== willow ==
Design top, start of the top module:
module top(
  input clk,
  input rst_n,
  input din_rx,
  output dout_tx_s1,
  output dout_tx_s2,
  output [31:0] addr_tx_s1,
  output [31:0] addr_tx_s2
    );
Size: ~18000 sq um of cells after synthesis.
==> flow/config.mk <==
export PLATFORM = sky130hd
export DESIGN_NAME = top
export DESIGN_NICKNAME = top
export VERILOG_FILES = /design/flow/design.v
export SDC_FILE = /design/flow/constraint.sdc
export NUM_CORES = 4
export LEC_CHECK = 0
export CAP_MARGIN = 20
export CORE_MARGIN = 2
export CORE_UTILIZATION = 48
export CTS_CLUSTER_DIAMETER = 392
export GPL_TIMING_DRIVEN = 0
export HOLD_SLACK_MARGIN = 0.14
export MAX_ROUTING_LAYER = met4
export MIN_ROUTING_LAYER = met2
export SETUP_SLACK_MARGIN = 0.7
export SLEW_MARGIN = 20
==> flow/constraint.sdc <==
create_clock -name core_clock -period 1.07 [get_ports {clk}]
set_input_delay 0.2140 -clock core_clock [delete_from_list [all_inputs] [get_ports {clk}]]
set_output_delay 0.2140 -clock core_clock [all_outputs]
set_load 0.01 [all_outputs]
run.sh (not shown) runs the stock make flow with config.mk's settings and CLKGATE_MAP_FILE=.
Layout checks on willow: not met. Flow itself completed; violations: DRC, setup timing.
The following lists how indigo was set up differently from willow:
- clearing GPL_TIMING_DRIVEN, which used to be 0
- swapping 0.7 for 0.76 in SETUP_SLACK_MARGIN
- swapping 48 for 64 in CORE_UTILIZATION
- clearing MAX_ROUTING_LAYER, which used to be met4
- clearing MIN_ROUTING_LAYER, which used to be met2
- clearing HOLD_SLACK_MARGIN, which used to be 0.14
- clearing CTS_CLUSTER_DIAMETER, which used to be 392
- swapping 1.07 for 4.03 in the clock period (ns, I/O delays scaled along)
--- outcome ---
- Both conditions hold for indigo: the flow ran to the end and the final layout passed the timing, design-rule and antenna checks.
- The net switching power figure of indigo was superior to that of willow.
- Cell type taking the most area: multi-input combinational cells -> willow, sequential cells -> indigo
- Hold slack: indigo vs willow up 360 ps
- Changes observed in indigo relative to willow: area after synthesis shows no meaningful change; total placed instance area went down; number of gates on the worst path with buffers counted shrank by 1.
## Diff of input files: amber against indigo
- PLACE_DENSITY newly set to 0.6
- CORE_UTILIZATION changed from 64 to 40
- SETUP_SLACK_MARGIN changed from 0.76 to 0.34
- the clock period (ns, I/O delays scaled along) changed from 4.03 to 4.09
==> comparison <==
Going from indigo to amber, the internal cell power was found to have gone up by 0.36%.
indigo has lower clock insertion delay at the later pin of the skew report than amber.
From indigo to amber the numbers moved as follows: cell count rose 212, non-clock buffer contribution to total cell area dropped 0.38 points.

* * *

top again, from the RTL that the note above started with.
Settings: LEC_CHECK=0, ABC_AREA=0, CAP_MARGIN=20, CELL_PAD_IN_SITES_DETAIL_PLACEMENT=2, CELL_PAD_IN_SITES_GLOBAL_PLACEMENT=2, CORE_ASPECT_RATIO=1.15, CORE_MARGIN=2, CORE_UTILIZATION=40, CTS_CLUSTER_DIAMETER=53, CTS_CLUSTER_SIZE=80, HOLD_SLACK_MARGIN=-0.08, MIN_ROUTING_LAYER=met2, PLACE_DENSITY=0.87, SLEW_MARGIN=40; clock period 5.0 ns.
Next try:
- ABC_AREA: 0 -> not set
- CELL_PAD_IN_SITES_DETAIL_PLACEMENT: 2 -> not set
- CELL_PAD_IN_SITES_GLOBAL_PLACEMENT: 2 -> not set
- CORE_ASPECT_RATIO: 1.15 -> not set
- CORE_UTILIZATION: 40 -> 22
- CTS_CLUSTER_DIAMETER: 53 -> not set
- CTS_CLUSTER_SIZE: 80 -> not set
- HOLD_SLACK_MARGIN: -0.08 -> not set
- MIN_ROUTING_LAYER: met2 -> not set
- PLACE_DENSITY: 0.87 -> 0.6
- SLEW_MARGIN: 40 -> 20
- clock period: 5.0 -> 4.09 ns (I/O delays scaled with it)
=>
- The new run completed without violations
- die area goes up by 80%
- clock-buffer cell count went up by 22
- cell count went up by 19%
Next try:
- CORE_UTILIZATION: 22 -> 72
- CTS_CLUSTER_DIAMETER: not set -> 205
- CTS_CLUSTER_SIZE: not set -> 35
- PLACE_DENSITY: 0.6 -> not set
- SETUP_SLACK_MARGIN: not set -> 1.31
- clock period: 4.09 -> 4.42 ns (I/O delays scaled with it)
Worst hold slack improves by 0.014 ns; cell area drops by 8.4%; maximum frequency is higher by 15%; total power is lower by 32%; clock-buffer cell count went down by 50; sequential power goes down by 7.4%; flip-flop count stays the same; non-clock buffer count increases by 14; wire length goes down by 6.9%.
Power figures rest on the tool's default switching activity, not on a simulated workload.
